`design/flow/config.mk`:
```
export PLATFORM = sky130hd
export DESIGN_NAME = layer
export DESIGN_NICKNAME = layer
export VERILOG_FILES = /design/flow/design.v
export SDC_FILE = /design/flow/constraint.sdc
export NUM_CORES = 4
export LEC_CHECK = 0
export ABC_AREA = 0
export CAP_MARGIN = 20
export CELL_PAD_IN_SITES_DETAIL_PLACEMENT = 0
export CELL_PAD_IN_SITES_GLOBAL_PLACEMENT = 0
export CORE_MARGIN = 2
export CORE_UTILIZATION = 71
export CTS_CLUSTER_SIZE = 36
export GPL_TIMING_DRIVEN = 1
export MAX_ROUTING_LAYER = met5
export MIN_ROUTING_LAYER = met1
export PLACE_DENSITY = 0.39
export SETUP_SLACK_MARGIN = -0.2
export SLEW_MARGIN = 20
export TNS_END_PERCENT = 5
```
`design/flow/constraint.sdc`:
```
create_clock -name core_clock -period 2.49 [get_ports {clk}]
set_input_delay 0.4980 -clock core_clock [delete_from_list [all_inputs] [get_ports {clk}]]
set_output_delay 0.4980 -clock core_clock [all_outputs]
set_load 0.01 [all_outputs]
```
`design/flow/design.v`:
```
`timescale  1ns/1ps
module mac_manual #(
    parameter DATA_WIDTH = 16
)(
    input clk, ce, rst,
    input [DATA_WIDTH-1:0] a, b, 
    input [DATA_WIDTH-1:0] tmp,
    output reg [DATA_WIDTH-1:0] data_out
); 
    always @(posedge clk) begin
        if(rst) begin
            data_out <= 0;
        end
        else begin
            data_out <= (a * b) + tmp;
        end
    end
endmodule
`timescale 1ns/1ps
module shift_register #(
    parameter DATA_WIDTH = 16,
    parameter size = 3
)(
    input clk, ce, rst,
    input [DATA_WIDTH-1:0] data_in,
    output [DATA_WIDTH-1:0] data_out
);
    reg [DATA_WIDTH-1:0] tmp[size-1:0];
    generate
        genvar l;
        for (l = 0; l < size; l = l + 1) begin
            always @(posedge clk) begin
                if (rst) begin
                    tmp[l] <= 'd0;
                end
                else if (ce) begin
                    if (l == 'd0) begin
                        tmp[l] <= data_in;  
                    end
                    else begin
                        tmp[l] <= tmp[l-1];
                    end
                end
            end
        end
    assign data_out = tmp[size-1];
    endgenerate
endmodule
`timescale 1ns/1ps
module convolver #(
    parameter DATA_WIDTH = 8,
    parameter INPUT_SIZE = 28,
    parameter KERNEL_SIZE = 3,
    parameter STRIDE = 1
) (
    input clk, ce, global_rst, 
    input [DATA_WIDTH-1:0] myInput,
    input [(KERNEL_SIZE*KERNEL_SIZE)*DATA_WIDTH-1:0] weight,
    input [DATA_WIDTH-1:0] bias,
    output [DATA_WIDTH-1:0] conv_op,
    output reg valid_conv, end_conv
);
    wire [DATA_WIDTH-1:0] weight_tmp [KERNEL_SIZE*KERNEL_SIZE-1:0];
    wire [DATA_WIDTH-1:0] tmp [KERNEL_SIZE*KERNEL_SIZE+1:0];
    generate 
        genvar j;
        for (j = 0; j < KERNEL_SIZE*KERNEL_SIZE; j = j + 1) begin
            assign weight_tmp[j][DATA_WIDTH-1:0] = weight[j*DATA_WIDTH +: DATA_WIDTH];
        end
    endgenerate
    assign tmp[0] = {DATA_WIDTH{1'b0}};
    generate 
        genvar i;
        for (i = 0; i < KERNEL_SIZE*KERNEL_SIZE; i = i + 1) begin: MAC
            if ((i + 1) % KERNEL_SIZE == 0) begin
                if (i == KERNEL_SIZE*KERNEL_SIZE-1) begin
                    mac_manual #(.DATA_WIDTH(DATA_WIDTH)) mac (
                        .clk(clk),
                        .ce(ce),
                        .rst(global_rst),
                        .a(myInput),
                        .b(weight_tmp[i]),
                        .tmp(tmp[i]),
                        .data_out(tmp[i+1])
                    );
                assign conv_op = tmp[i+1] + bias;
                end else begin
                    wire [DATA_WIDTH-1:0] tmp2;
                    mac_manual #(.DATA_WIDTH(DATA_WIDTH)) mac (
                        .clk(clk),
                        .ce(ce),
                        .rst(global_rst),
                        .a(myInput),
                        .b(weight_tmp[i]),
                        .tmp(tmp[i]),
                        .data_out(tmp2)
                    );
                    shift_register #(.DATA_WIDTH(DATA_WIDTH), .size(INPUT_SIZE-KERNEL_SIZE)) sr (
                        .clk(clk),
                        .ce(ce),
                        .rst(global_rst),
                        .data_in(tmp2),
                        .data_out(tmp[i+1])
                    );
                end
            end else begin
                mac_manual #(.DATA_WIDTH(DATA_WIDTH)) mac (
                    .clk(clk),
                    .ce(ce),
                    .rst(global_rst),
                    .a(myInput),
                    .b(weight_tmp[i]),
                    .tmp(tmp[i]),
                    .data_out(tmp[i+1])
                );
            end
        end
    endgenerate
    reg [$clog2(INPUT_SIZE):0] row_counter;
    reg [$clog2(INPUT_SIZE):0] col_counter;
    reg [$clog2(INPUT_SIZE*INPUT_SIZE):0] cycle_counter;
    always @(posedge clk) begin
        if (global_rst) begin
            row_counter <= 0;
            col_counter <= 0;
            cycle_counter <= 0;
        end else if (ce) begin
            if (col_counter + STRIDE >= INPUT_SIZE) begin
                col_counter <= 0;
                if (row_counter + STRIDE >= INPUT_SIZE) begin
                    row_counter <= 0;
                end else begin
                    row_counter <= row_counter + STRIDE;
                end
            end else begin
                col_counter <= col_counter + STRIDE;
            end
            cycle_counter <= cycle_counter + 1;
        end
    end
    always @(posedge clk) begin
        if (global_rst) begin
            valid_conv <= 0;
        end else if (ce) begin
            if ((row_counter >= KERNEL_SIZE-1 && row_counter < INPUT_SIZE && 
                 (row_counter - (KERNEL_SIZE-1)) % STRIDE == 0) &&
                (col_counter >= KERNEL_SIZE-1 && col_counter < INPUT_SIZE && 
                 (col_counter - (KERNEL_SIZE-1)) % STRIDE == 0)) begin
                valid_conv <= 1;
            end else begin
                valid_conv <= 0;
            end
        end
    end
    always @(posedge clk) begin
        if (global_rst) begin
            end_conv <= 0;
        end else if (ce && cycle_counter >= INPUT_SIZE*INPUT_SIZE) begin
            end_conv <= 1;
        end else begin
            end_conv <= 0;
        end
    end
endmodule
`timescale 1ns/1ps
module relu_activation #(
    parameter DATA_WIDTH = 16
)(
    input [DATA_WIDTH-1:0] data_in,
    output [DATA_WIDTH-1:0] data_out
);
    assign data_out = (data_in[DATA_WIDTH-1] == 1) ? 0 : data_in;
endmodule
`timescale 1ns / 1ps
module comparator2 #(
    parameter DATA_WIDTH = 16,
    parameter POOL_TYPE = 1
    )(
    input ce,
    input [DATA_WIDTH-1:0] in1,
    input [DATA_WIDTH-1:0] in2,
    output [DATA_WIDTH-1:0] comp_op
    ); 
    reg [DATA_WIDTH-1:0] temp;
    assign comp_op = ce ? temp : 'd0;
    always@(*)
    begin
        if(POOL_TYPE == 0)
        begin
            temp = in1 + in2;        
        end
        else begin
            temp = (in1 > in2) ? in1 : in2;
        end
    end
endmodule
`timescale 1ns / 1ps
module max_reg #(parameter DATA_WIDTH = 16) (
    input clk,
    input ce,
    input [DATA_WIDTH-1:0] data_in,
    input rst_m,
    input master_rst,
    output reg [DATA_WIDTH-1:0] reg_op
    );
    always@(posedge clk) 
    begin
    	if(master_rst)
    		reg_op <= 0;
    	else 
        begin
            if(ce) 
            begin
		   	  if(rst_m) begin
		    	 reg_op <=0;
		      end
		      else begin
		    	 reg_op <= data_in;
			 end
		    end
		end
	end
endmodule
`timescale 1ns / 1ps
module input_mux #(
    parameter DATA_WIDTH = 8
)(
    input [DATA_WIDTH-1:0] in1,
    input [DATA_WIDTH-1:0] in2,
    input [1:0] sel,
    output [DATA_WIDTH-1:0] op
    );
    assign op = (sel == 2'b01) ? in1 : ((sel == 2'b00) ? in2: 0);
endmodule
`timescale 1ns / 1ps
module control_logic2 #(
    parameter INPUT_SIZE = 9'h004,    
    parameter POOL_SIZE = 9'h002     
)(
    input clk,             
    input master_rst,       
    input ce,            
    output reg [1:0] sel, 
    output reg rst_m,     
    output reg op_en,      
    output reg load_sr,    
    output reg global_rst,  
    output reg end_op       
);
    integer row_count;
    integer col_count;
    integer count;
    integer nbgh_row_count;
    always @(posedge clk) begin
        if (master_rst) begin
            sel <= 2'b00;
            load_sr <= 0;
            rst_m <= 0;
            op_en <= 0;
            global_rst <= 1;
            end_op <= 0;
        end else begin
            if (((col_count + 1) % POOL_SIZE != 0) && (row_count == POOL_SIZE - 1) && 
                (col_count == POOL_SIZE * count + (POOL_SIZE - 2)) && ce) begin
                op_en <= 1;
            end else begin
                op_en <= 0;
            end
            if (ce) begin
                if ((nbgh_row_count == INPUT_SIZE / POOL_SIZE) && (count == INPUT_SIZE / POOL_SIZE - 1) &&
                    ((col_count + 1) % POOL_SIZE != 0) && (row_count == POOL_SIZE - 1) &&
                    (col_count == POOL_SIZE * count + (POOL_SIZE - 2))) begin
                    end_op <= 1;
                end
                if (((col_count + 1) % POOL_SIZE != 0) && (col_count == INPUT_SIZE - 2) && 
                    (row_count == POOL_SIZE - 1)) begin
                    global_rst <= 1;
                end else begin
                    global_rst <= 0;
                end
                if ((((col_count + 1) % POOL_SIZE == 0) && (count != INPUT_SIZE / POOL_SIZE - 1) && 
                    (row_count != POOL_SIZE - 1)) || ((col_count == INPUT_SIZE - 1) && 
                    (row_count == POOL_SIZE - 1))) begin
                    rst_m <= 1;
                end else begin
                    rst_m <= 0;
                end
                if (((col_count + 1) % POOL_SIZE != 0) && (col_count == INPUT_SIZE - 2) && 
                    (row_count == POOL_SIZE - 1)) begin
                    sel <= 2'b10;
                end else if ((((col_count) % POOL_SIZE == 0) && (count == INPUT_SIZE / POOL_SIZE - 1) && 
                            (row_count != POOL_SIZE - 1)) || 
                           (((col_count) % POOL_SIZE == 0) && (count != INPUT_SIZE / POOL_SIZE - 1) && 
                            (row_count == POOL_SIZE - 1))) begin
                    sel <= 2'b01;
                end else begin
                    sel <= 2'b00;
                end
                if ((((col_count + 1) % POOL_SIZE == 0) && (count == INPUT_SIZE / POOL_SIZE - 1)) || 
                    (((col_count + 1) % POOL_SIZE == 0) && (count != INPUT_SIZE / POOL_SIZE - 1))) begin
                    load_sr <= 1;
                end else begin
                    load_sr <= 0;
                end
            end
        end
    end
    always @(posedge clk) begin
        if (master_rst) begin
            row_count <= 0;
            col_count <= 32'hffffffff;
            count <= 32'hffffffff;
            nbgh_row_count <= 0;
        end else if (ce) begin
            if (global_rst) begin
                row_count <= 0;
                col_count <= 0;
                count <= 0;
                nbgh_row_count <= nbgh_row_count + 1;
            end else begin
                if (((col_count + 1) % POOL_SIZE == 0) && (count == INPUT_SIZE / POOL_SIZE - 1) && 
                    (row_count != POOL_SIZE - 1)) begin
                    col_count <= 0;
                    row_count <= row_count + 1;
                    count <= 0;
                end else begin
                    col_count <= col_count + 1;
                    if (((col_count + 1) % POOL_SIZE == 0) && (count != INPUT_SIZE / POOL_SIZE - 1)) begin
                        count <= count + 1;
                    end
                end
            end
        end
    end
endmodule
`timescale 1ns / 1ps
module pooler #(
    parameter INPUT_SIZE = 9'h004,               
    parameter POOL_SIZE = 9'h002,                
    parameter DATA_WIDTH = 16,                   
    parameter POOL_TYPE = 1                      
)(
    input clk,                                   
    input ce,                                    
    input master_rst,                            
    input [DATA_WIDTH-1:0] data_in,             
    output [DATA_WIDTH-1:0] data_out,           
    output valid_op,                             
    output end_op                                
);
    wire rst_m;                               
    wire load_sr;                              
    wire global_rst;                            
    wire [1:0] sel;                            
    wire [DATA_WIDTH-1:0] comp_op;              
    wire [DATA_WIDTH-1:0] sr_op;                
    wire [DATA_WIDTH-1:0] max_reg_op;            
    wire [DATA_WIDTH-1:0] div_op;               
    wire [DATA_WIDTH-1:0] mux_out;             
    control_logic2 #(.INPUT_SIZE(INPUT_SIZE), .POOL_SIZE(POOL_SIZE)) control_logic_inst (
        .clk(clk),
        .master_rst(master_rst),
        .ce(ce),
        .sel(sel),
        .rst_m(rst_m),
        .op_en(valid_op),
        .load_sr(load_sr),
        .global_rst(global_rst),
        .end_op(end_op)
    );
    comparator2 #(
        .DATA_WIDTH(DATA_WIDTH),
        .POOL_TYPE(POOL_TYPE)
    ) comparator_inst (
        .ce(ce),
        .in1(data_in),
        .in2(mux_out),
        .comp_op(comp_op)
    );
    max_reg #(
        .DATA_WIDTH(DATA_WIDTH)
    ) max_reg_inst (
        .clk(clk),
        .ce(ce),
        .data_in(comp_op),
        .rst_m(rst_m),
        .master_rst(master_rst),
        .reg_op(max_reg_op)
    );
    shift_register #(
        .DATA_WIDTH(DATA_WIDTH),
        .size(INPUT_SIZE / POOL_SIZE)
    ) shift_register_inst (
        .clk(clk),
        .ce(load_sr),
        .rst(global_rst && master_rst),
        .data_in(comp_op),
        .data_out(sr_op)
    );
    input_mux #(
        .DATA_WIDTH(DATA_WIDTH)
    ) mux_inst (
        .in1(sr_op),           
        .in2(max_reg_op),     
        .sel(sel),             
        .op(mux_out)      
    );
    assign div_op = max_reg_op / (POOL_SIZE * POOL_SIZE);
    assign data_out = POOL_TYPE ? max_reg_op : div_op;
endmodule
`timescale 1ns/1ps
module layer #(
    parameter DATA_WIDTH = 8,                  
    parameter INPUT_SIZE = 28,                  
    parameter KERNEL_SIZE = 3,                
    parameter POOL_SIZE = 2,                    
    parameter STRIDE = 1,                          
    parameter ACTIVATION_TYPE = 1'b1,        
    parameter POOL_TYPE = 1'b1                     
)(
    input clk, global_rst, ce,
    input [DATA_WIDTH-1:0] myInput,
    input [KERNEL_SIZE*KERNEL_SIZE*DATA_WIDTH-1:0] weight,
    input [DATA_WIDTH-1:0] bias,
    output [DATA_WIDTH-1:0] data_out,
    output valid_op, 
    output end_op
);
    wire[DATA_WIDTH-1:0] conv_op;
    wire [DATA_WIDTH-1:0] act_op;
    wire valid_conv, end_conv;
    wire valid_pooling;
    assign valid_pooling = valid_conv && (!end_conv);
    convolver #(
        .DATA_WIDTH(DATA_WIDTH), 
        .INPUT_SIZE(INPUT_SIZE), 
        .KERNEL_SIZE(KERNEL_SIZE), 
        .STRIDE(STRIDE)
    ) conv(
        .clk(clk),
        .ce(ce),
        .global_rst(global_rst),
        .myInput(myInput),
        .weight(weight),
        .bias(bias),
        .conv_op(conv_op),
        .valid_conv(valid_conv),
        .end_conv(end_conv)
    );
    relu_activation #(.DATA_WIDTH(DATA_WIDTH)) relu_act(
        .data_in(conv_op),
        .data_out(act_op)
    );
    pooler #(
        .INPUT_SIZE(INPUT_SIZE-KERNEL_SIZE+1),
        .POOL_SIZE(POOL_SIZE), 
        .DATA_WIDTH(DATA_WIDTH), 
        .POOL_TYPE(POOL_TYPE)
    ) max_pooling(
        .clk(clk),
        .ce(valid_pooling),
        .master_rst(global_rst),
        .data_in(act_op),
        .data_out(data_out),
        .valid_op(valid_op),
        .end_op(end_op)
    );
endmodule
```
`design/flow/run.sh`:
```
#!/bin/bash
# the make line also repeats each setting of config.mk as NAME=value (left out here)
make -C /OpenROAD-flow-scripts/flow DESIGN_CONFIG=/design/flow/config.mk WORK_HOME=/design/flow/orfs CLKGATE_MAP_FILE= finish
```
==> results of run 1 <==
[metal layers]
layer | vias up | track usage | part of all wire
li1 | 13740 | - | -
met1 | 14420 | 0.3888 | 0.39
met2 | 1060 | 0.6102 | 0.52
met3 | 312 | 0.04459 | 0.051
met4 | 2 | 0.1359 | 0.040
met5 | - | 0 | 0.00012
[timing repair]
item                                    in CTS  in global routing
gates resized                              133                112
pin swaps                                   65                 66
endpoints found under the setup margin      58                 83
gates cloned                                 3                  1
setup buffers                                5                  7
[area by class of cell]
cell class,count,area share
clock buffers,106,0.04864
clock inverters,30,0.01012
inverters,342,0.02860
multi-input cells,2778,0.4900
flip-flops and latches,744,0.3325
well taps,688,0.01918
repair buffers,351,0.07096
[through the flow]
| stage | TNS [ns] | hold slack [ns] | instances | total power [mW] |
|---|---|---|---|---|
| floorplan | -62.57 | 0.4248 | 4086 | 19.97 |
| global placement | -91.11 | 0.4469 | 4889 | 22.53 |
| detailed placement | -95.85 | 0.4525 | 4889 | 22.99 |
| CTS | -40.29 | 0.1745 | 5031 | 35.65 |
| global route | -57.29 | 0.2203 | 5039 | 38.46 |
| finish | -42.66 | 0.2051 | 5039 | 36.72 |
==> results.txt, run 1 <==
Results of the run.

The run finished, with violations left. The number of maximum-capacitance violations recorded for the run is 0. The combinational power is about 12 mW. As logged by OpenROAD, the buffers inserted on ports number 100. The core box area is ~53000 sq um. The top-area cell type share of the netlist area is 0.3902.

The power report attributes to the sequential group a share of 0.343. The repair_antennas step left the layout with diodes totalling 0. The all-layer global routing usage is 0.3320.

The die covers 55630 sq um. The worst hold path begins at ce. The post-CTS hold buffer count recorded in the log is 0.

The share of the core area taken by cells at floorplan is 0.7221. The internal power of the cells is 25.33 mW. For the final database, setup skew stands at around 0.03 ns. The first global-routing pass estimated 151700 um of wire.

Setup repair after global routing could not meet its margin everywhere. Clock-pin slew was measured on the worst setup and hold paths at approximately 0.06 ns. The script parses the final routing iteration and logs DRC violations as 0. Across the whole layout, storage elements account for 14920 sq um.

On the critical path, the stage with the largest delay is an instance of sky130_fd_sc_hd__fa_1. The area growth from synthesis to layout is 17.59%. The worst min-delay path endpoint is conv.end_conv. The routability congestion estimate from global placement is 0.9230.

For this run, the slowest stage of the critical path takes 0.55 ns. The number of buffers on the longest clock path is 3. The synthesis log from Yosys contains 9 warnings. Per the layout report, the design carries 2680 filler cells. The prevailing post-synth register cell is sky130_fd_sc_hd__dfxtp_1. Per the timing report, the most critical flop-to-flop path originates at conv.MAC[1].genblk1.mac.data_out[4]. The width of the die is 235.9 um. Across all layers, the routed design uses 29.54k vias. The kind of start point of the critical path is a flip-flop. The mean cell area of the mapped netlist is about 9.3 sq um. The simple-gate share of the synthesized area is 0.1692. The clock H-tree reported by CTS has 3 levels. Warnings raised by the tools during the run amount to 48. The number of synthesized flops with an enable pin is 0. The distinct cell type count of the synthesized netlist is about 77.

The cell with the most instances after synthesis is sky130_fd_sc_hd__dfxtp_1. For the worst setup path, the data required time is 2.97 ns. In this run, CTS created clock tree buffers numbering ~74. The power in the clock group is 12.0 mW.

For this run, the share of the core covered by cells in the final layout is 0.8491. The critical path depth is 14. In this run the clock root is driven by a sky130_fd_sc_hd__clkbuf_16.

After global routing the overflow that remains totals 0. Wires add up to ~100000 um. The timing report shows the most common cell along the critical path to be sky130_fd_sc_hd__inv_2. The category of the critical setup timing path is reg -> reg. The power report lists the sequential group at around 13 mW. According to the hold report, the worst path is of the in -> reg type.

The post-route standard cell area excluding fillers is 44890 sq um. Entering global routing, the biggest net connects 178 pins. The cell area that synthesis handed to floorplanning was 38170 sq um. Yosys reported that registers with async set or reset make up 0. In this run, the synthesized area fraction spent on AND-OR/OR-AND gates is recorded as 0.04307.

The clock network fraction of design power is 0.327. The XOR/XNOR share of the synthesized area is 0.06746. Post-route period utilization is reported as 1.417. STA lists the endpoint of the worst register-to-register path as conv.MAC[2].genblk1.genblk1.mac.data_out[7]. The post-synthesis net count is 4514. Of the total power, the share spent switching nets is 0.3103. The post-place setup slack is -1.951 ns. The final max-slew violation count recorded for this run is 0. The number of global-route vias before repair is 30.70k. Per the Yosys statistics, synthesis produced 4086 cells. The TritonCTS clock tree is done. A clean result was blocked by setup timing. In the post-synthesis netlist, the biggest area contributors are sky130_fd_sc_hd__dfxtp_1, sky130_fd_sc_hd__mux2i_1, sky130_fd_sc_hd__fa_1.

The worst hold path was traced through 3 stages. The script logs the mean routed wire length per placed instance as 19.54 um. The multiplexer share of the synthesized area is 0.1316. The top cell type by total area after synthesis is sky130_fd_sc_hd__dfxtp_1. The row count is between 80 and 90.

The floorplan step set the die height to ~240 um. Per the timing report, the achievable frequency comes out to 0.2834 GHz. The critical path ends at conv.MAC[2].genblk1.genblk1.mac.data_out[7]. By area, the combinational part of the netlist is dominated by simple AND/OR/NAND/NOR gates. The number of cells produced by synthesis is 4086. Per the post-run analysis, buffers plus inverters along the critical path come to 4. In the synthesized netlist, the cells that appear most often are sky130_fd_sc_hd__dfxtp_1, sky130_fd_sc_hd__nor2_1, sky130_fd_sc_hd__mux2i_1. For this run, the chip area from Yosys synthesis comes to 38170 sq um. The number of antenna violations at the first check in global routing is 2.

The end-of-flow timing check tallies setup violations at 94. In this run the critical path is formed by inv_2 -> fa_1 -> fa_1 -> inv_2 -> ha_4 -> inv_2 -> fa_1 -> inv_2 -> fa_2 -> a21o_1 -> a21oi_2 -> xnor2_1 -> xnor2_1 -> nor2_1. The post-synthesis adder-cell area fraction is 0.1413. The post-synth register bit count is between 700 and 800.

Dividing the detail-routed via count by the number of cells gives 5.861. Summed over all nets, the switching power comes to 11.40 mW. The number of clock sinks is 744. The most critical setup path has its startpoint at conv.MAC[1].genblk1.mac.data_out[4]. IR analysis of the VDD net gives a maximum drop of between 500 and 600 uV. Per the skew report, the later register of the worst-skew pair sees a clock latency of about 0.64 ns. The worst setup slack for register-to-register paths is -1.04 ns.

The tally of nets with antenna violations remaining after routing is 0. The fraction of power consumed by combinational cells is 0.330. The slew at the pin with the worst max-slew slack is 0.8496 ns. The layout net count is 4719. For the worst flop-to-flop path, the logic depth is 14. On the critical path the largest part of the delay comes from adder cells. The post-detailed-placement half-perimeter wirelength is 59370 um.

The multi-input gate area in the final layout is 22000 sq um. The element type at the critical path end is a flip-flop. The post-placement cell area is 41490 sq um. After layout, the worst setup slack is -1.038 ns.

The largest driver fanout on the critical path is 2. For this design the ratio of total power to cell area is 818.1 nW/um^2. The number of iterations in the first detailed-routing pass is 6. Per the slew report, the remaining headroom to the max-slew limit stands at 0.4336. The final number of hold-violating endpoints is 0. The detailed router finished its first iteration with approximately 2.3k violations.

The leading power group is sequential cells. The critical path arrival is approximately 4.0 ns. Per the OpenROAD power report, leakage power amounts to 19.57 nW. The final period demand of the worst path is 3.528 ns. The sequential fraction of the synthesis area is 0.3902. Pin placement for this block handled 101 I/O pins.
==> run 2: changes to the inputs <==
Settings changed: ABC_AREA 0 to unset, CELL_PAD_IN_SITES_DETAIL_PLACEMENT 0 to unset, CELL_PAD_IN_SITES_GLOBAL_PLACEMENT 0 to unset, CORE_UTILIZATION 71 to 65, CTS_CLUSTER_SIZE 36 to unset, GPL_TIMING_DRIVEN 1 to unset, MAX_ROUTING_LAYER met5 to unset, MIN_ROUTING_LAYER met1 to unset, PLACE_DENSITY 0.39 to unset, SETUP_SLACK_MARGIN -0.2 to unset, TNS_END_PERCENT 5 to unset.
Clock period 2.49 ns to 1.26 ns, I/O delays scaled along.
==> run 2 against run 1 <==
Net effect:
- still fails the layout checks on setup timing
- clock power increased by 110%
- register-to-register slack got worse by 1.3 ns
- die area increased by 9.1%
- clock skew increased by 0.0032 ns
==> results.txt, run 2 <==
Results of the run.

The number of global-route vias before repair is 33.92k. The distinct cell type count of the synthesized netlist is 77. Along the worst path, the maximum fanout reaches 5. The CTS clock-pin slew for the worst setup and hold paths is 0.07 ns.

Of the total power, the clock network draws 0.319. TritonCTS built the clock tree. The overall power of the completed layout is 79.07 mW.

The root buffer selected by CTS is sky130_fd_sc_hd__clkbuf_16. The number of max-capacitance violations reported is 0. The transition time recorded at the tightest slew-check pin is 0.6723 ns. In the hold timing report, the worst path depth is 4. After synthesis, the largest family of logic cells by area is simple AND/OR/NAND/NOR gates.

The script logs the ratio of routed vias to standard cells as 6.002. The all-layer global routing usage is 0.3518. Setup repair after global routing could not meet its margin everywhere. The checks that failed were setup timing. Per report_power, the Clock row totals 25.2 mW. The startpoint identified for the worst register-to-register timing path is conv.MAC[1].genblk1.mac.data_out[4].

The clock tree synthesis step divided the H-tree into 3 levels. After floorplanning, the die was sized to cover 60680 sq um. The cell-mix breakdown from Yosys lists the adder-cell area share as 0.1413. The row count is 88.

The floorplan step records an initial core utilization of 0.6591. The number of buffer and inverter instances along the worst setup path is 5. The kind of start point of the critical path is an input pin. Counting instances in the post-synthesis netlist gives the leading cell types as sky130_fd_sc_hd__dfxtp_1, sky130_fd_sc_hd__nor2_1, sky130_fd_sc_hd__mux2i_1.

Per the synthesis report, the simple-gate share of the synthesized area is 0.1692. According to the timing report, the data required time at the worst endpoint equals 1.79 ns. The register bit total from synthesis is between 700 and 800. Based on the critical path, the design can be clocked at up to around 0.28 GHz. Synthesis produced a netlist with a net count of 4514.

The post-placement cell area is between 40000 and 50000 sq um. The final number of hold-violating endpoints is 0. The most used flip-flop cell after synthesis is sky130_fd_sc_hd__dfxtp_1.

The number of antenna violations at the first check in global routing came to 3. Of the total power, the share spent switching nets is 0.3187. For this design, the slowest cell found on the critical path is sky130_fd_sc_hd__clkdlybuf4s50_1. The cell area that synthesis handed to floorplanning was 38170 sq um. After layout, the minimum clock period comes to 3.588 ns. Per the synthesis report, the AND-OR/OR-AND share of the synthesized area is 0.04307. The core box area is 57920 sq um. Across all register-to-register paths, the minimum setup slack is -2.33 ns. The number of synthesized flops with an enable pin is 0. Counting every sink on the clock net gives roughly 740. The top cell type by total area after synthesis is sky130_fd_sc_hd__dfxtp_1. The remaining design rule violation count is 0. Pins over their slew limit in the final report were tallied at 0. The sum of overflow across all layers after global routing is 0. The final sum of negative setup slack is -259.05 ns.

For reference, the mux area share after synthesis is 0.1316. The number of buffers on the longest clock path is 3. The layout net count is 5178. Detailed-route iteration 0 reported a violation count of 2764.

According to the floorplan report, the die width is 246.3 um. Per the slew report, the remaining headroom to the max-slew limit stands at 0.5504. The insertion delay of the later-clocked pin in the worst-skew pair is 0.64 ns. Per the OpenROAD timing report, the critical path contains 16 cells. On the critical path the data arrives at 4.12 ns. Looking at the reg2reg group, the worst path ends at conv.MAC[2].genblk1.genblk1.mac.data_out[7].

The sequential share of power is 0.313. The cell occurring most often along the worst timing path is sky130_fd_sc_hd__inv_1. For reference, the critical path is captured by conv.MAC[2].genblk1.genblk1.mac.data_out[7]. The tool warning count for the run is 39. The fraction of power consumed by combinational cells is 0.368. The leading power group is combinational logic. The worst-case vdd ir drop is 1731 uV. The final timing summary puts the cycle share of the worst path at 2.848. The synth_stat.txt file lists the number of cells as a little over 4k.

The top-area cell type share of the netlist area is 0.3902. For the completed layout, the total cell area is recorded as 52870 sq um. The largest incremental delay on the critical path is 0.65 ns. Across the routed clock network, the largest skew measured is 0.03326 ns. The buffer_ports step reported a buffer count of 100. Per STA, the worst path is made up of clkdlybuf4s50_1 -> and2_1 -> ha_1 -> inv_1 -> fa_1 -> inv_1 -> ha_1 -> inv_1 -> fa_1 -> inv_2 -> fa_2 -> a21o_1 -> a21oi_2 -> xnor2_2 -> xnor2_1 -> nor2_1.

In the synthesized netlist, the number of instances is 4086. The die is 246.3 um tall. Pin placement for this block handled roughly 100 I/O pins.

The share of the Yosys chip area taken by registers is 0.3902. The startpoint identified for the worst hold timing path is global_rst. The flow ran to the end, but the layout failed its checks. The mean routed wirelength per cell is roughly 23 um. The setup path with the least slack is of type in -> reg. The layout overhead on the synthesized area is 38.49%. The final weighted congestion recorded by global placement is roughly 0.92. The average instance in the mapped netlist occupies 9.342 sq um.

The internal power of the cells is between 50 and 60 mW. The pin count of the biggest net entering global routing is 47. The iteration count recorded for the first detailed-route pass is 8. The chip area from the yosys synthesis statistics is 38170 sq um.

Per STA, the startpoint of the critical path is weight[18]. After synthesis, the cell types taking the most area are sky130_fd_sc_hd__dfxtp_1, sky130_fd_sc_hd__mux2i_1, sky130_fd_sc_hd__fa_1. The power report puts the leakage power at 22.97 nW. STA shows the worst min-delay path finishing at max_pooling.control_logic_inst.load_sr.

The routed wire length is 127500 um. The top cell family by delay on the critical path is adder cells. Once routing completed, OpenROAD measured the worst setup slack at -2.328 ns. Dividing total power by cell area gives a power density of 1496 nW/um^2. Combinational power for this build is 29.1 mW. The XOR/XNOR share of the synthesized area is 0.06746. Per the TritonCTS log, the buffer count is between 70 and 80.

The tally of nets with antenna violations remaining after routing is 0. The cell with the most instances after synthesis is sky130_fd_sc_hd__dfxtp_1. The last timing report of the flow puts the setup violation total at around 300. Summed over all nets, the switching power comes to 25.20 mW.

The class of the worst hold path is in -> reg. The sequential cell power is between 20 and 25 mW. The first global-routing pass estimated approximately 170000 um of wire.

The post-detailed-placement half-perimeter wirelength is 65150 um. The element type at the critical path end is a flip-flop. After synthesis, the share of flip-flops with an asynchronous set or reset is 0. The number of warnings printed during yosys synthesis is 9. Measured in cells, the most critical reg-to-reg path has a length of 14. The count of vias placed by the detailed router is 33.51k. The final core utilization is 0.9128.
[run 2: metal layers]
layer | up-vias | global-route usage | routed length [um]
met5 | - | 0 | 40
met4 | 6 | 0.1929 | 10120
met3 | 796 | 0.05251 | 9552
met2 | 1907 | 0.6409 | 63040
met1 | 16120 | 0.3925 | 44790
li1 | 14680 | - | -
[run 2: final cells by class]
| class | instances | area (sq um) |
|---|---|---|
| antenna | 3 | 7.507 |
| clock buffer | 111 | 2290 |
| clock inverter | 33 | 509.2 |
| fill | 2177 | 5050 |
| inverter | 342 | 1291 |
| multi-input combinational | 2779 | 24840 |
| sequential | 744 | 15040 |
| tap | 765 | 957.2 |
| timing repair buffer | 805 | 7929 |
[run 2: timing repair]
| action | CTS | global route |
|---|---|---|
| endpoints found under the setup margin | 330 | 331 |
| gates resized | 520 | 319 |
| gates cloned | 14 | 6 |
| pin swaps | 320 | 311 |
| setup buffers | 85 | 60 |
| hold endpoints to repair | 1 | 0 |
| hold buffers | 1 | 0 |
[run 2: stage by stage]
step | cells | setup WS, ns | hold slack [ns]
2_1_floorplan | 4086 | -2.353 | 0.4045
3_3_place_gp | 5309 | -2.843 | 0.4350
3_5_place_dp | 5309 | -2.905 | 0.4477
4_1_cts | 5545 | -2.121 | 0.008492
5_1_grt | 5579 | -2.391 | 0.03476
6_report | 5582 | -2.328 | 0.03958
==> run 3: changes to the inputs <==
Settings changed: ABC_AREA set to 0, CELL_PAD_IN_SITES_DETAIL_PLACEMENT set to 0, CELL_PAD_IN_SITES_GLOBAL_PLACEMENT set to 0, CORE_UTILIZATION 65 to 71, CTS_CLUSTER_SIZE set to 36, GPL_TIMING_DRIVEN set to 1, HOLD_SLACK_MARGIN set to -0.08, MAX_ROUTING_LAYER set to met4, MIN_ROUTING_LAYER set to met1, SETUP_SLACK_MARGIN set to 1.48.
Clock period 1.26 ns to 5.5 ns, I/O delays scaled along.
==> run 3 against run 2 <==
Net effect:
- now clean on timing, DRC and antenna
- final area decreased by 18%
- worst setup slack improved by 3.7 ns
- critical path depth shrank 3
- final cell count shrank 13%
- clock power decreased by 79%
- via count down 16%
- area after synthesis stayed put
- flip-flop count unchanged
- total power down 80%
- sequential share of layout area is 5.9 points higher
- largest cell class unchanged
==> results.txt, run 3 <==
Results of the run.

The width of the die is 235.9 um. Timing would allow up to around 0.24 GHz. The count of tool warnings is between 50 and 60. The timing report shows the most common cell along the critical path to be sky130_fd_sc_hd__xnor2_1.

The number of warnings printed during yosys synthesis is 9. Cell internal power was estimated by the tool at approximately 11 mW. The number of cells produced by synthesis is 4086. Yosys mapped the design onto 77 distinct sky130hd cell types. Counting every sink on the clock net gives 744. The placement summary gives the final routability congestion estimate as between 0.9 and 1. Input and output buffers added on the ports amount to 100. The leading power group is sequential cells. For this block, the routed nets add up to 88610 um of wire. The floorplan has ~84 rows. The sequential share of power is 0.357. Using the TritonRoute via totals, the vias-per-cell ratio works out to 5.806. The root buffer selected by CTS is sky130_fd_sc_hd__clkbuf_16.

Max fanout on the critical path was recorded as 7. In the routed design, unresolved DRC markers number 0. After the flow finishes, the layout carries non-filler instances totaling 4853. The first global-routing pass estimated 139300 um of wire. Per the log, the first TritonRoute iteration ended with a DRC count of between 1.5k and 2k. The sum of overflow across all layers after global routing is 0. Hold timing on the final database bottoms out at a slack of 0.4687 ns. The post-placement cell count is 4679.

The post-placement cell area is roughly 40000 sq um. Logged for this run, the post-placement worst setup slack is about 0.23 ns. The worst path required time is 5.97 ns. The combinational power is between 4 and 5 mW. The power report attributes to the clock group a share of 0.338.

According to the finish report, the design has a final net count of 4532. The synthesis report lists the most area-consuming cells as sky130_fd_sc_hd__dfxtp_1, sky130_fd_sc_hd__mux2i_1, sky130_fd_sc_hd__fa_1. For this design, Yosys synthesis ends with a cell count of 4086. The H-tree level count is 3. The number of synthesized flops with an enable pin is 0. The prevailing post-synth register cell is sky130_fd_sc_hd__dfxtp_1. The multiplexer share of the synthesized area is 0.1316. The all-layer global routing usage is 0.3117. The power in the clock group is between 5 and 6 mW. Power attributed to sequential cells is 5.70 mW.

The layout overhead on the synthesized area is 13.56%. The report lists the cells along the critical path as buf_2 -> nand2_1 -> fa_1 -> fa_1 -> inv_1 -> fa_1 -> fa_2 -> xor2_1 -> xnor2_1 -> xnor2_1 -> xnor2_1 -> xnor2_1 -> nor2_1. In this run the mean area of a mapped cell was 9.342 sq um.

The tally of nets with antenna violations remaining after routing is 0. The final sum of negative setup slack is 0 ns. The number of buffer and inverter instances along the worst setup path is 2. The worst hold path passes through 2 cells. When the netlist entered floorplanning its net count stood at 4514. The core box area is about 53000 sq um.

The TritonCTS clock tree is done. Of all cell types, the one taking the most synthesized area is sky130_fd_sc_hd__dfxtp_1. The post-route standard cell area excluding fillers is 43350 sq um.

CTS added clock buffers totalling 76. The overall die size recorded for this design is 55630 sq um. The share of the clock period used by the worst path is 0.7478. In the synthesized netlist, the cells that appear most often are sky130_fd_sc_hd__dfxtp_1, sky130_fd_sc_hd__nor2_1, sky130_fd_sc_hd__mux2i_1. The relative slew slack is 0.2440. Per Yosys stat, the portion of area used by sequential elements is 0.3902. The fraction of power consumed by combinational cells is 0.305. The synthesized-area fraction occupied by ao, oa, aoi and oai cells is 0.04307. Per the synthesis report, the simple-gate share of the synthesized area is 0.1692. The floorplan report gives the top-level pin count as 101. The kind of start point of the critical path is an input pin. Looking at the VDD voltage map, the peak drop is 277.8 uV.

For this configuration, the core starts out at a cell density of 0.7221. The final core utilization is 0.8200. The element type at the critical path end is a flip-flop.

The number of iterations in the first detailed-routing pass is 6. The post-synthesis adder-cell area fraction is 0.1413. In the synthesis report, Yosys lists the chip area as 38170 sq um. The die is 235.9 um tall. The final timing report lists clock skew as roughly 0.028 ns.

The final number of max-transition violations is 0. The count of vias placed by the detailed router is around 28k. The post-synthesis instance area is 38170 sq um. Counting buffers and inverters, the worst setup path is 13 cells deep. The setup violation total in the final timing report is 0. At the later pin of the worst-skew pair, clock insertion delay measures 0.63 ns. STA lists the startpoint of the worst hold path as conv.MAC[5].genblk1.genblk1.mac.data_out[3]. Yosys shows that the main logic family after synthesis is simple AND/OR/NAND/NOR gates.

The top-area cell type share of the netlist area is 0.3902. The report counts max-capacitance violations totalling 0. The worst setup path startpoint is weight[41]. The completed layout was analyzed and its total power is 15.98 mW. The worst path setup slack after routing is 1.387 ns.

In the placement report, post-DP HPWL is listed as ~54000 um. Setup repair after global routing could not meet its margin everywhere. The critical register-to-register path startpoint is conv.MAC[4].genblk1.mac.data_out[6]. The routed design shows a wire length per standard cell of about 18 um.

In this run the critical register-to-register path is captured at conv.MAC[5].genblk1.genblk1.mac.data_out[7]. Entering global routing, the biggest net connects 260 pins. Per the STA report, the cell with the highest stage delay on the worst path is sky130_fd_sc_hd__fa_1. The most critical min-delay path falls under reg -> reg. The share of async-settable or async-resettable flops after synthesis is 0. The number of buffers on the longest clock path is 3.

Among all cell types in the netlist, the one instantiated most often is sky130_fd_sc_hd__dfxtp_1. The number of antenna violations at the first check in global routing is 2. The critical path arrival is 4.58 ns. After clock tree synthesis, the flow added hold-fix buffers numbering 0. The register bit total from synthesis is 744. The standby leakage power is about 19 nW.

For the finished layout, the period the worst path requires is 4.113 ns. The destination of the critical timing path is conv.MAC[5].genblk1.genblk1.mac.data_out[7]. The top cell family by delay on the critical path is adder cells. For reference, the most critical setup path is categorized as in -> reg. The number of global-route vias before repair is 28.66k. The pin closest to its max-slew limit shows a slew of 1.125 ns. The run finished with no timing, DRC or antenna violations. The largest incremental delay on the critical path is 0.56 ns. Looking at the worst setup and hold paths, the clock pins of their registers show a slew of 0.06 ns. Summed over all nets, the switching power comes to 4.949 mW. The path with the worst hold slack has its endpoint at conv.MAC[5].genblk1.genblk1.sr.tmp[0][3]. The power density over cell area is about 370 nW/um^2. Measured in cells, the most critical reg-to-reg path has a length of 12. Of the total synthesized cell area, the portion taken by XOR and XNOR cells is 0.06746. Endpoints failing hold in the final report were tallied at 0. The worst register-to-register path has a setup slack of 1.82 ns. The switching share of power is 0.3098.
[run 3: metal layers]
metal / track usage / vias to the layer above / wire [um]
li1: - / 13370 / -
met1: 0.3666 / 13610 / 35630
met2: 0.5337 / 909 / 43960
met3: 0.05196 / 282 / 5326
met4: 0.1226 / 0 / 3689
met5: - / - / 0
[run 3: layout make-up]
cell class              count  area, sq um
diodes                      2        5.005
clock buffers             104         2128
clock inverters            33        513.0
fillers                  2997         9517
inverters                 342         1284
multi-input cells        2778        21830
flip-flops and latches    744        14900
well taps                 688        860.8
repair buffers            162         1831
[run 3: timing repair]
item,in CTS,in global routing
pin swaps,16,57
endpoints found under the setup margin,38,27
endpoints found under the hold margin,0,0
gates cloned,7,5
setup buffers,10,13
resized,112,106
==> run 4: changes to the inputs <==
Settings changed: ABC_AREA 0 to unset, CELL_PAD_IN_SITES_DETAIL_PLACEMENT 0 to unset, CELL_PAD_IN_SITES_GLOBAL_PLACEMENT 0 to unset, CORE_UTILIZATION 71 to 68, CTS_CLUSTER_SIZE 36 to 25, GPL_TIMING_DRIVEN 1 to unset, HOLD_SLACK_MARGIN -0.08 to unset, MAX_ROUTING_LAYER met4 to unset, MIN_ROUTING_LAYER met1 to unset, SETUP_SLACK_MARGIN 1.48 to unset.
Clock period 5.5 ns to 3.83 ns, I/O delays scaled along.
==> run 4 against run 3 <==
Net effect:
- still clean
- global-route usage decreased by 2.1 points
- combinational power rose by 47%
- sequential power up 43%
- clock skew shrank 0.0040 ns
- critical path type unchanged
- highest routed layer is now met5
==> results.txt, run 4 <==
Results of the run.

For the worst reg-to-reg path, the startpoint reported by OpenROAD is conv.MAC[6].genblk1.mac.data_out[4]. The worst setup slack for register-to-register paths is 0.27 ns. The clock network consumes a total of 7.65 mW. The number of stages on the worst hold path is 2. Yosys stat counts 4086 cells in the synthesized netlist. The layout overhead on the synthesized area is 16.13%. The CTS clock-pin slew for the worst setup and hold paths is 0.06 ns. The core box area is between 50000 and 60000 sq um. The number of synthesized flops with an enable pin is 0. The largest incremental delay on the critical path is 0.55 ns.

0 antenna diodes ended up in the layout. The simple-gate share of the synthesized area is 0.1692. Looking at the reg2reg group, the worst path ends at conv.MAC[7].genblk1.mac.data_out[7]. The worst setup path startpoint is myInput[2]. The internal portion of the total power is between 15 and 20 mW. On the critical path the largest part of the delay comes from adder cells. After legalization and detailed placement, the total HPWL measured 57140 um. For this design the ratio of total power to cell area is 518.4 nW/um^2. Counting distinct cell types in the post-synthesis netlist gives 77. The CTS log lists the clock sinks for this run as roughly 740. In the final report, the number of endpoints failing setup comes to 0.

The post-synthesis adder-cell area fraction is 0.1413. The post-placement cell count is between 4k and 5k. The switching power is 6.936 mW. The number of cells produced by synthesis is 4086. STA reports the tightest min-delay check as being of type reg -> reg. The width of the die is roughly 240 um.

Per the placement log, port buffering inserted 100 buffers. The number of antenna violations at the first check in global routing came to 2. The initial utilization of the core area, before any placement, comes to 0.6902. The run finished with no timing, DRC or antenna violations. For the worst flop-to-flop path, the logic depth is 14. The worst setup path is captured at a flip-flop. The highest supply drop recorded on VDD is 418.2 uV. The routed wire length is 84560 um. The worst min-delay path endpoint is conv.MAC[2].genblk1.genblk1.sr.tmp[0][3].

The final timing report derives a shortest allowable period of roughly 3.8 ns. For this sky-water flow run, the detailed-routed wirelength per cell is reported as 16.75 um. The upper clock frequency limit is 0.2663 GHz.

The final number of hold-violating endpoints is 0. The final core utilization is 0.8015. The clock reaches the later pin of the worst-skew pair after 0.63 ns. The biggest combinational cell group after synthesis is simple AND/OR/NAND/NOR gates. Listed in order, past its start point the critical path passes buf_4 -> clkbuf_16 -> buf_4 -> and2_1 -> fa_2 -> fa_1 -> inv_1 -> fa_1 -> fa_2 -> xnor2_2 -> xnor2_2 -> xnor2_2 -> xnor2_1 -> xnor2_1 -> nor2_1. For reference, the most critical setup path is categorized as in -> reg. The total die size is 58050 sq um. The number of global-route vias before repair is 28.51k. The warning tally printed by Yosys for this design is 9. The vertical die size is 240.9 um. Entering global routing, the biggest net connects 252 pins. Routability-driven placement finished with a final weighted congestion of 0.9065. The number of hold buffers added after CTS was 0. The first global-routing pass estimated 137900 um of wire. The synthesis report lists the most area-consuming cells as sky130_fd_sc_hd__dfxtp_1, sky130_fd_sc_hd__mux2i_1, sky130_fd_sc_hd__fa_1. For this run the top cell type by instance count after synthesis was sky130_fd_sc_hd__dfxtp_1. The multiplexer share of the synthesized area is 0.1316. The global route stage reports its total congestion overflow as 0. The register area is between 10000 and 15000 sq um. The leading power group is sequential cells.

Between clock sinks in the finished design, the worst skew comes to 0.02371 ns. The cell-mix breakdown from Yosys lists the XOR/XNOR area share as 0.06746. The relative slew slack is 0.2401. The run reported a max-capacitance violation count of 0. The cell occurring most often along the worst timing path is sky130_fd_sc_hd__xnor2_2. Looking at the critical path, the highest net fanout was 7. The critical path's slowest stage uses the library cell sky130_fd_sc_hd__fa_1. The multi-input gate area in the final layout is 21810 sq um. OpenSTA lists the critical path endpoint as conv.MAC[6].genblk1.mac.data_out[7]. The chip area from the yosys synthesis statistics is 38170 sq um. Yosys reports that the most numerous cell types are sky130_fd_sc_hd__dfxtp_1, sky130_fd_sc_hd__nor2_1, sky130_fd_sc_hd__mux2i_1.

According to the timing report, the data required time at the worst endpoint equals 4.30 ns. In this run, the synthesized area fraction spent on AND-OR/OR-AND gates is recorded as 0.04307. The layout net count is 4669.

The share of synthesized area in the top cell type comes to 0.3902. The power report attributes to the clock group a share of 0.333. TritonCTS built the clock tree. The H-tree was split into 3 levels. In the global route stage, overall resource usage came out at 0.2908. The post-synthesis instance area is 38170 sq um. The count of tool warnings is 46.

Of the total power, registers draw 0.355. The count of vias placed by the detailed router is approximately 28k. For reference, the final report shows the max-slew violation count at 0. The share of the clock period used by the worst path is 0.9805. The fill cell instance count of the final layout is 3486.

The row count is 86. Post-synth the commonest register cell is sky130_fd_sc_hd__dfxtp_1. The CTS buffer count is 75. The switching share of power is 0.3018. According to the timing report, the arrival time at the worst endpoint equals 4.23 ns. The fraction of power consumed by combinational cells is 0.312. The register bit total from synthesis is between 700 and 800. Looking at hold timing, the worst path starts from conv.MAC[2].genblk1.genblk1.mac.data_out[3]. The number of vias per cell after detailed routing is around 5.6. The sequential fraction of the synthesis area is 0.3902.

The timing report notes that buffer and inverter cells on the critical path total 4. For this run, design rule violations remaining after detail routing come to 0. According to the I/O placement log, the pin count is 101. The number of iterations in the first detailed-routing pass is 7. The synthesis report gives the async set-or-reset register share as 0.

The critical path runs through a total of 15 cells. The net count after synthesis is 4514. The kind of start point of the critical path is an input pin. The slew at the pin with the worst max-slew slack is 1.140 ns. The top cell type by total area after synthesis is sky130_fd_sc_hd__dfxtp_1. The number of DRC markers after the initial detailed-route iteration is 1638. The hold slack is 0.4689 ns.

The combinational power is a little over 7 mW. In this run, power in flip-flops and latches comes to 8.17 mW. The tally of nets with antenna violations remaining after routing is 0. The number of buffers on the longest clock path is 3.

In this run the mean area of a mapped cell was 9.342 sq um. The root buffer selected by CTS is sky130_fd_sc_hd__clkbuf_16. The count of cells in the finished layout, fillers not included, comes to around 5.0k. The leakage component of the power was reported as between 15 and 20 nW.
-- run 4: per-layer routing --
layer	vias up	routed length (um)	track usage	share of wire
met4	4	2369	0.1014	0.028
li1	13620	-	-	-
met3	172	3580	0.03797	0.042
met2	664	42600	0.5189	0.50
met5	-	26	0	0.00031
met1	13580	35980	0.3613	0.43
-- run 4: area by class of cell --
| cell class | instances | share of cell area |
|---|---|---|
| flip-flops and latches | 744 | 0.3361 |
| repair buffers | 300 | 0.06337 |
| multi-input cells | 2778 | 0.4920 |
| inverters | 342 | 0.02896 |
| clock buffers | 98 | 0.04632 |
| well taps | 748 | 0.02111 |
| clock inverters | 37 | 0.01219 |
-- run 4: metrics by stage --
stage	setup TNS [ns]	worst slack [ns]	total power, mW	instance area [sq um]
after floorplan	-2.763	-0.3019	13.16	39030
after global placement	-25.13	-0.8160	14.92	41250
after detailed placement	-28.02	-0.8657	15.17	41250
after CTS	-0.04105	-0.04105	22.88	43970
after global routing	-0.02109	-0.01307	24.26	44330
final	0	0.07467	22.98	44330
-- run 4: repair_timing --
item	in CTS	in global routing
pin swaps	22	47
cloned	1	2
setup buffers	8	8
endpoints found under the setup margin	18	26
gates resized	30	78
==> run 5: changes to the inputs <==
Settings changed: ABC_AREA set to 1, CAP_MARGIN 20 to 30, CELL_PAD_IN_SITES_DETAIL_PLACEMENT set to 1, CELL_PAD_IN_SITES_GLOBAL_PLACEMENT set to 2, CORE_UTILIZATION 68 to 40, CTS_CLUSTER_SIZE 25 to 54, HOLD_SLACK_MARGIN set to 0.21, MIN_ROUTING_LAYER set to met2.
Clock period 3.83 ns to 5.0 ns, I/O delays scaled along.
==> run 5 against run 4 <==
Net effect:
- still clean on timing, DRC and antenna
- combinational power decreased by 37%
- final cell count rose by 38%
- first-iteration DRC count rose to 3.0 times the previous value
- flip-flop count unchanged
- wire length grew 35%
- register-to-register slack better by 0.95 ns
- sequential power down 24%
- die area up 77%
- critical endpoint is now conv.MAC[3].genblk1.mac.data_out[7]
==> results.txt, run 5 <==
Results of the run.

The critical path contains buffers and inverters numbering 6 combined. The number of buffers on the longest clock path is 3. For the final database, setup skew stands at 0.05263 ns.

Per the Yosys statistics, synthesis produced 5538 cells. In this run, the synthesized area fraction spent on adder and majority cells is recorded as 0.1344. For reference, the critical path is captured by conv.MAC[3].genblk1.mac.data_out[7].

For this design the total switching power over the nets is 5.466 mW. Entering global routing, the biggest net connects 113 pins. The final number of hold-violating endpoints is 0. The die covers 102900 sq um. The worst setup path startpoint is myInput[4]. The worst setup path is captured at a flip-flop. The number of I/O port buffers is around 100.

The register bit total from synthesis is 744. The worst reg2reg path depth is 17. The largest part of the power goes to clock. After clock tree synthesis, the setup repair step added 0 buffers. Of the total power, registers draw 0.356. The row count is about 120.

The share of total power dissipated in combinational logic is 0.258. OpenROAD emitted warnings numbering 40. Of all flip-flops after synthesis, the portion carrying an async set or reset was 0.

Per the synthesis report, the XOR/XNOR share of the synthesized area is 0.03535. The mean cell area of the mapped netlist is 7.247 sq um. The routed layout reports a DRC error count of 0. The kind of start point of the critical path is an input pin. The worst path setup slack after routing is 0.4668 ns. The post-cts sizing count is 0.

The largest driver fanout on the critical path is 17. From synthesis to final layout, the design area changed by 14.59%. Hold timing on the final database bottoms out at a slack of 0.4461 ns. The flow ran to the end and the layout has no timing, DRC or antenna violations. In the post-synthesis netlist, the biggest area contributors are sky130_fd_sc_hd__dfxtp_1, sky130_fd_sc_hd__nand2_1, sky130_fd_sc_hd__inv_1. Headroom to the max-slew limit came out at 0.3297.

At the end of the flow, the number of nets in the layout was roughly 6k. The number of DRC markers after the initial detailed-route iteration is ~5k. The share of the clock period used by the worst path is 0.9066. The internal portion of the total power is 11.96 mW.

The critical path is of the in -> reg type. The clock network fraction of design power is 0.386. The multiplexer share of the synthesized area is 0. The tally of nets with antenna violations remaining after routing is 0. The post-synthesis net count is just under 6k. The sum of overflow across all layers after global routing is 0.

The total area inside the core boundary comes to 99710 sq um. The critical path arrival is 5.08 ns. The sequential fraction of the synthesis area is 0.3711. The class of the worst hold path is reg -> reg.

The count of vias placed by the detailed router is 47.08k. The number of global-route vias before repair was around 53k. Summed over all layers, the routed wires come to 113900 um. The final core utilization is 0.4612. The final number of max-transition violations is 0. Sequential power for this build is 6.21 mW.

The slew at the pin with the worst max-slew slack is about 1.0 ns. The slowest cell on the critical path is sky130_fd_sc_hd__fa_1. RePlAce ended its routability-driven mode at a weighted congestion of 0.8884. The root buffer selected by CTS is sky130_fd_sc_hd__clkbuf_16. The combinational power is 4.50 mW. In the floorplan report the effective utilization is 0.4025. The H-tree level count is 3.

In this run the critical register-to-register path is captured at conv.MAC[1].genblk1.mac.data_out[7]. The synthesized-area fraction occupied by ao, oa, aoi and oai cells is 0.1056. Before any placement, the netlist area is recorded as 40130 sq um.

In the hold report, the worst path ends at max_pooling.control_logic_inst.rst_m. Counting instances in the post-synthesis netlist gives the leading cell types as sky130_fd_sc_hd__nand2_1, sky130_fd_sc_hd__inv_1, sky130_fd_sc_hd__dfxtp_1. The count of pins on the block boundary is 101. The overall power of the completed layout is between 15 and 20 mW. The number of antenna violations at the first check in global routing is 0. CTS added clock buffers totalling 85. For this design, the CTS-stage hold fixing added 0 buffers. The number of cells produced by synthesis is between 5k and 6k. The number of stages on the worst hold path is 2. In the synthesis report, Yosys lists the chip area as ~40000 sq um. The worst path needs between 4 and 5 ns of the cycle, external delays included.

The share of synthesized area in the top cell type comes to 0.3711. For this design, the sink count on the clock tree is 744. sky130_fd_sc_hd__nand2_1 is the most common cell in the netlist. Counting tap cells, the placed design contains a total of 6807 instances. The worst register-to-register path begins at conv.MAC[0].genblk1.mac.data_out[6]. The mean routed wirelength per cell is 16.34 um. The number of warnings printed during yosys synthesis is 9.

The global-route wire length before repair is 184100 um. The final report lists the setup-violating endpoint count as 0. The timing report lists the critical path depth as 22 cells. The highest clock rate this design can be run at is 0.2206 GHz. The finished layout holds 6968 standard cells, fillers aside.

The distinct cell type count of the synthesized netlist is 42. STA puts the critical path data required time at roughly 5.6 ns. The CTS clock-pin slew for the worst setup and hold paths is 0.06 ns. Traced cell by cell, the critical path runs through clkdlybuf4s50_1 -> buf_12 -> buf_12 -> nand2_1 -> fa_1 -> fa_1 -> inv_1 -> ha_1 -> inv_1 -> fa_1 -> inv_1 -> fa_1 -> nand2_1 -> nand2_1 -> a21oi_1 -> nand3_1 -> nand2_1 -> nand2_1 -> nand2_1 -> nand2_1 -> nand2_1 -> nor2_1. In the routed layout, each cell is associated on average with a via count of 6.757. For this design the static power due to leakage is around 22 nW. The post-detailed-placement half-perimeter wirelength is 78090 um. In this design, the largest share of critical-path delay is due to adder cells.

For this run, the slowest stage of the critical path takes 0.53 ns. Counting stages on the worst path, the most repeated cell is sky130_fd_sc_hd__nand2_1. The switching share of power is 0.3136. The cell-mix breakdown from Yosys lists the simple-gate area share as 0.2193. The post-place setup slack is -0.2169 ns. The number of synthesized flops with an enable pin is 0. The width of the die is 320.8 um.

The setup check on the worst reg-to-reg path leaves a slack of 1.22 ns. The TritonCTS clock tree is done. The prevailing post-synth register cell is sky130_fd_sc_hd__dfxtp_1. The power in the clock group is roughly 6.7 mW. The clock reaches the later pin of the worst-skew pair after 0.70 ns.

Max-cap violations in this run came to 0. Setup repair after global routing left no endpoint under its margin. The all-layer global routing usage is 0.3317. The flow reported a cell area power density of 379.0 nW/um^2. The top cell type by total area after synthesis is sky130_fd_sc_hd__dfxtp_1. According to the floorplan report, the die height is 320.8 um.

For this run, the detailed router's first-pass iteration total came to 6. The biggest combinational cell group after synthesis is simple AND/OR/NAND/NOR gates. The startpoint of the most critical hold path is max_pooling.control_logic_inst.rst_m. The worst-case IR drop observed on VDD is between 200 and 250 uV.
run 5: layer usage:
layer / track usage / vias up / share of wire
met5: 0.05721 / - / 0.0036
met4: 0.05216 / 18 / 0.044
met3: 0.4611 / 511 / 0.41
met2: 0.3899 / 11870 / 0.54
met1: - / 17500 / 0
li1: - / 17180 / -
run 5: layout make-up:
class,instances,area (sq um)
Clock buffer,118,2534
Antenna cell,7,17.52
Timing Repair Buffer,243,2350
Tap cell,1298,1624
Sequential cell,744,14900
Multi-Input combinational cell,3398,19870
Inverter,1126,4229
Clock inverter,34,466.7
Fill cell,12460,53720
run 5: through the flow:
stage | TNS [ns] | instance area [sq um]
finish | 0 | 45990
global route | 0 | 45970
CTS | 0 | 45920
detailed placement | -1.240 | 42920
global placement | -0.4499 | 42920
floorplan | 0 | 40130
==> run 6: changes to the inputs <==
Settings changed: ABC_AREA 1 to 0, CAP_MARGIN 30 to 20, CELL_PAD_IN_SITES_DETAIL_PLACEMENT 1 to 0, CELL_PAD_IN_SITES_GLOBAL_PLACEMENT 2 to 0, CORE_UTILIZATION 40 to 71, CTS_CLUSTER_SIZE 54 to 36, GPL_TIMING_DRIVEN set to 1, HOLD_SLACK_MARGIN 0.21 to unset, MAX_ROUTING_LAYER set to met5, MIN_ROUTING_LAYER met2 to met1, PLACE_DENSITY set to 0.65, SETUP_SLACK_MARGIN set to 0.72.
Clock period 5.0 ns to 2.49 ns, I/O delays scaled along.
==> run 6 against run 5 <==
Net effect:
- non-clock buffer count up 331
- highest routed layer unchanged
- sequential power up 100%
- clock skew down 0.029 ns
- via count down 23%
- the layout now fails its checks (setup timing)
- area after synthesis down 4.9%
- wire length up 37%
==> results.txt, run 6 <==
Results of the run.

The placed instances occupy a cell area of ~43000 sq um. For reference, the top cells by area after synthesis are sky130_fd_sc_hd__dfxtp_1, sky130_fd_sc_hd__mux2i_1, sky130_fd_sc_hd__fa_1. In this run the power spent charging and discharging nets is around 14 mW. The clock network fraction of design power is 0.296. The number of non-filler instances in the completed layout is 5276. The number of stages on the worst hold path is 2.

The floorplan step defined a die boundary enclosing between 50000 and 60000 sq um. In the Yosys stats the netlist draws on 77 distinct library cells. After technology mapping, the gate count stands at about 4k. Setup repair after global routing could not meet its margin everywhere. The number of iterations in the first detailed-routing pass is 19.

Among the stages of the critical path, the cell type that occurs most often is sky130_fd_sc_hd__inv_1. The critical register-to-register path startpoint is conv.MAC[0].genblk1.mac.data_out[2]. In this run the power density over the cells is 835.1 nW/um^2. The most critical hold endpoint after final layout shows a slack of ~0.23 ns. Detailed routing placed a total of 68430 um of wire on met2. The category of the critical setup timing path is in -> reg. STA classifies the critical path startpoint as an input pin. The XOR/XNOR share of the synthesized area is 0.06746.

For this configuration, the core starts out at a cell density of 0.7221. The worst setup slack for register-to-register paths is -1.46 ns. Per the CTS log, the maximum H-tree level is 3. The number of vias per cell after detailed routing is 6.895. Per the detail_route log, the uppermost layer with routed signals is met5. Entering global routing, the biggest net connects 232 pins. In this run the count of I/O pins placed on the die edge is 101. The CTS buffer count is 75. The largest single stage delay on the critical path is about 0.57 ns. In the final routed layout, each cell accounts on average for roughly 30 um. The standby leakage power is 21.54 nW. Before any placement, the netlist area is recorded as 38170 sq um. The worst path required time is 3.01 ns.

The vertical die size is 235.9 um. The power report lists the combinational group at 16.8 mW. The leading power group is combinational logic.

The multiplexer share of the synthesized area is 0.1316. The clock reaches the later pin of the worst-skew pair after 0.67 ns. At the pin with the least slew margin, the transition time is between 1 and 1.5 ns. The met3 wire length is roughly 20000 um.

Checking max transition, the worst relative margin is 0.1352. Together, buffers and inverters on the worst path number 6. The element type at the critical path end is a flip-flop.

The floorplan step defined a core boundary enclosing 52870 sq um. The final number of max-transition violations is 0. The die is 235.9 um wide. Per the synth log, the flip-flop and latch total comes to 744.

The flow reports power dissipated in sequential cells as ~13 mW. The worst setup path startpoint is weight[9]. The TritonCTS clock tree is done. The layout checks failed on setup timing. The path class of the tightest hold or removal check is in -> reg. The number of buffers on the longest clock path is 3.

The setup violation total in the final timing report is 163. The synthesis log from Yosys contains 9 warnings. The row count is roughly 84. The number of I/O port buffers is 100. The count of vias placed by the detailed router is 36.38k. For this run, the post-layout net count is between 4k and 5k.

The worst-case vdd ir drop is 1023 uV. The detailed placer reported the number of placed instances as about 4.9k. The tally of nets with antenna violations remaining after routing is 0. After detailed routing, the wire length on met1 is 48270 um. The root buffer selected by CTS is sky130_fd_sc_hd__clkbuf_16.

Of the total power, registers draw 0.302. The prevailing post-synth register cell is sky130_fd_sc_hd__dfxtp_1. Hold-check failures listed in the final report amount to 0. The cell with the most instances after synthesis is sky130_fd_sc_hd__dfxtp_1.

For this run, design rule violations remaining after detail routing come to 0. The flow measured a signed area growth from synthesis to layout of 30.91%. The mean cell area of the mapped netlist is about 9.3 sq um.

RePlAce ended its routability-driven mode at a weighted congestion of 0.9482. Post-route period utilization is reported as 1.657. The power report attributes to the combinational group a share of 0.402. The clock arrives with 0.02328 ns of skew. The number of cells reported by Yosys stat comes to 4086. In this run, the synthesized area fraction spent on adder and majority cells is recorded as 0.1413. In the post-route report, total wirelength is listed as 156400 um. The sum of overflow across all layers after global routing is 0.

The sequential fraction of the synthesis area is 0.3902. At floorplan, the net count of the design was reported as around 4.5k. Of the total synthesized cell area, the portion taken by AND, OR, NAND and NOR gates is 0.1692. After layout, the minimum clock period comes to 4.126 ns. The slowest cell on the critical path is sky130_fd_sc_hd__fa_1. The number of antenna violations at the first check in global routing is 24. In this run, post-CTS hold repair placed 0 buffers. The worst path setup slack after routing is -1.636 ns.

Per the hold report, the tightest min-delay path originates at global_rst. The post-place setup slack is -1.936 ns. Switching power as a fraction of the total was reported as 0.3473. The endpoint identified for the worst register-to-register timing path is conv.MAC[1].genblk1.mac.data_out[7]. According to the timing report, the arrival time at the worst endpoint equals 4.64 ns. The number of max-capacitance violations reported is 0. The upper clock frequency limit is roughly 0.24 GHz. In this run, synthesis inferred 0 flip-flops with an integrated enable. The CTS clock-pin slew for the worst setup and hold paths is 0.07 ns.

The internal portion of the total power is 27.24 mW. The chip area from the yosys synthesis statistics is 38170 sq um. Traced cell by cell, the critical path runs through clkdlybuf4s15_1 -> buf_6 -> buf_4 -> nand2_1 -> fa_1 -> fa_1 -> inv_1 -> ha_1 -> inv_1 -> fa_2 -> fa_2 -> inv_1 -> a21o_1 -> a21oi_4 -> xnor2_2 -> xnor2_1 -> nor2_1. In this run, the synthesized area fraction spent on AND-OR/OR-AND gates is recorded as 0.04307. The fill cell instance count of the final layout is 1404.

The post-detailed-placement half-perimeter wirelength is between 60000 and 70000 um. The worst register-to-register path depth is 17. Once iteration 0 of detailed routing completed, the report listed 5769 DRC markers. The number of global-route vias before repair came to ~36k.

The timing report lists the critical path depth as 17 cells. The flow ran to the end, but the layout failed its checks. The top cell family by delay on the critical path is adder cells. For this run, the total global-route usage over all layers was measured as 0.4390. The share of async-settable or async-resettable flops after synthesis is 0.

The destination of the critical timing path is conv.MAC[1].genblk1.mac.data_out[7]. The top cell type by total area after synthesis is sky130_fd_sc_hd__dfxtp_1. The share of synthesized area in the top cell type comes to 0.3902. Looking at the hold checks, the worst path lands on max_pooling.control_logic_inst.load_sr. The count of tool warnings is slightly below 50.

After routing the design area is 49970 sq um. The first global-routing pass estimated 193400 um of wire. The overall power of the completed layout is 41.73 mW. The number of clock sinks is around 740. By count the netlist is led by sky130_fd_sc_hd__dfxtp_1, sky130_fd_sc_hd__nor2_1, sky130_fd_sc_hd__mux2i_1. The biggest combinational cell group after synthesis is simple AND/OR/NAND/NOR gates. The largest driver fanout on the critical path is 3. The power report lists the clock group at around 12 mW.
## run 6: per-layer routing
| metal | GRT usage | vias to the layer above |
|---|---|---|
| met4 | 0.3501 | 24 |
| met1 | 0.4701 | 16860 |
| li1 | - | 14200 |
| met2 | 0.7561 | 3560 |
| met3 | 0.08941 | 1735 |
| met5 | 0 | - |
## run 6: stage by stage
stage	util	setup TNS (ns)
after detailed placement	0.8085	-94.34
after global routing	0.9449	-113.26
after floorplan	-	-54.46
after global placement	0.8085	-89.43
final	0.9453	-109.04
after CTS	0.9161	-35.85
## run 6: cell type report
class                      instances  area (sq um)  share of cell area
multi-input combinational       2779         24420              0.4887
sequential                       744         15040              0.3009
tap                              688         860.8             0.01723
inverter                         342          1301             0.02604
timing repair buffer             574          5702              0.1141
antenna                           12         30.03           0.0006009
clock buffer                     103          2133             0.04269
clock inverter                    34         484.2            0.009690
## run 6: repair_timing
action / in CTS / in global routing
buffers inserted: 133 / 44
resized: 579 / 276
cloned: 11 / 1
setup endpoints to repair: 214 / 205
endpoints found under the hold margin: 0 / 0
pin swaps: 314 / 237
Power and IR drop assume default switching activity.
